== rev 12 ==
==> flow/design.v (excerpt) <==
module processing_fsm(clock, reset, start_signal, size, done, 
                            buf_0_write_en, buf_1_write_en, error_buf_write_en,
                            buf_0_w_data, buf_1_w_data, error_mem_w_data,
                            buf_0_r_data, buf_1_r_data, error_mem_r_data,
                            buf_0_addr, buf_1_addr, error_mem_addr, buf_sel);
clock: 4.91 ns
lec_check: 0
cap_margin: 20
core_margin: 2
core_utilization: 71
cts_cluster_size: 15
setup_slack_margin: 0.68
slew_margin: 20
run.sh (not shown) runs the stock make flow with config.mk's settings and CLKGATE_MAP_FILE=.
Edits applied to the flow inputs when going from rev 12 to rev 13:
- clearing CTS_CLUSTER_SIZE, which used to be 15
- clearing SETUP_SLACK_MARGIN, which used to be 0.68
- swapping 71 for 33 in CORE_UTILIZATION
- swapping 4.91 for 5.51 in the clock period (ns, I/O delays scaled along)
### Flow results
The maximum frequency reported for rev 13 is smaller than that of rev 12 by about 10%. On count of clock-buffer cells in the layout: between rev 12 and rev 13, it ends up lower for rev 12. Rev 13 — wire length of the first global-routing pass about 2.7% higher, rev 12 as reference.


## run A
Starting RTL as in the previous note.
Settings: LEC_CHECK=0, CAP_MARGIN=20, CELL_PAD_IN_SITES_DETAIL_PLACEMENT=0, CORE_MARGIN=8, CORE_UTILIZATION=62, CTS_CLUSTER_DIAMETER=391, GPL_ROUTABILITY_DRIVEN=1, GPL_TIMING_DRIVEN=0, MAX_ROUTING_LAYER=met4, MIN_ROUTING_LAYER=met2, PLACE_DENSITY_LB_ADDON=0.17, SETUP_SLACK_MARGIN=0.09, SLEW_MARGIN=20, TNS_END_PERCENT=10; clock period 3.96 ns.
[flow] run A | stages: complete | final checks: fail | reason: setup timing
Setup changes, run A to run B
Settings: a change of TNS_END_PERCENT from 10 to 30; a change of CORE_UTILIZATION from 62 to 16; an added CELL_PAD_IN_SITES_GLOBAL_PLACEMENT of 1; a change of CTS_CLUSTER_DIAMETER from 391 to 61; a change of MIN_ROUTING_LAYER from met2 to met1; a deleted SETUP_SLACK_MARGIN that had been 0.09.
Every stage of run B finished as expected; the final checks, on the other hand, flagged setup timing, which means the layout fails. Compare run B and run A | non-clock buffer count higher: run B. Summary of the comparison: met1 track demand over resource in global routing is higher in run B, relative to run A. Run B: layout-stage area growth over the synthesis result 12 points above run A. Per the comparison of run B with run A, worst setup slack shrank by 0.079 ns.
What run C does differently from run B at the input level:
Settings: CTS_CLUSTER_DIAMETER removed (was 61); MAX_ROUTING_LAYER removed (was met4); CORE_UTILIZATION changed from 16 to 70; GPL_ROUTABILITY_DRIVEN removed (was 1); PLACE_DENSITY_LB_ADDON removed (was 0.17); CORE_MARGIN changed from 8 to 2; CELL_PAD_IN_SITES_DETAIL_PLACEMENT removed (was 0); MIN_ROUTING_LAYER removed (was met1); CELL_PAD_IN_SITES_GLOBAL_PLACEMENT removed (was 1); TNS_END_PERCENT removed (was 30); GPL_TIMING_DRIVEN removed (was 0); the clock period (ns, I/O delays scaled along) changed from 3.96 to 8.6.
Run C went all the way through synthesis, placement and routing and the layout is clean on timing, DRC and antenna.
Higher total of hold buffers inserted after clock tree synthesis goes to run B over run C.
Sort run B and run C by wire length of the first global-routing pass, ascending, and run C comes first.
On shortest period the worst path allows, run C does worse than run B.
For run D, these inputs were changed with respect to run C:
Settings: CORE_UTILIZATION changed from 70 to 40; the clock period (ns, I/O delays scaled along) changed from 8.6 to 5.51.
==> comparison <==
[diff] relative max-transition margin, run D relative to run C: regression
Multi-input gate share of total cell area in run D is 1.7 points below run C.
Between run C and run D, the final critical-path setup slack is higher for run C.
Per the comparison of run D with run C, clock-buffer cell count grew by 5; area fraction in compound gates essentially unchanged.


## job 9062
Starting RTL as in the previous note.
Settings: LEC_CHECK=0, CAP_MARGIN=20, CORE_MARGIN=2, CORE_UTILIZATION=72, CTS_CLUSTER_SIZE=87, HOLD_SLACK_MARGIN=-0.06, PLACE_DENSITY=0.63, SLEW_MARGIN=30; clock period 4.26 ns.
Job 9062 -> stages 100% | layout checks FAIL | negative setup slack
For job 7153, these inputs were changed with respect to job 9062:
- clearing CTS_CLUSTER_SIZE, which used to be 87
- swapping 30 for 20 in SLEW_MARGIN
- putting SETUP_SLACK_MARGIN at -0.42 where nothing was set
- swapping 0.63 for 0.79 in PLACE_DENSITY
- clearing HOLD_SLACK_MARGIN, which used to be -0.06
- swapping 4.26 for 4.24 in the clock period (ns, I/O delays scaled along)
## What came out
Of the runs job 9062 and job 7153, none of them finished clean.
Between job 9062 and job 7153, setup slack at placement decreased.
STATUS routed wire length: job 7153 wins against job 9062
Re critical path buffer and inverter count: job 9062 and job 7153 aren't equal, and the higher value belongs to job 7153.
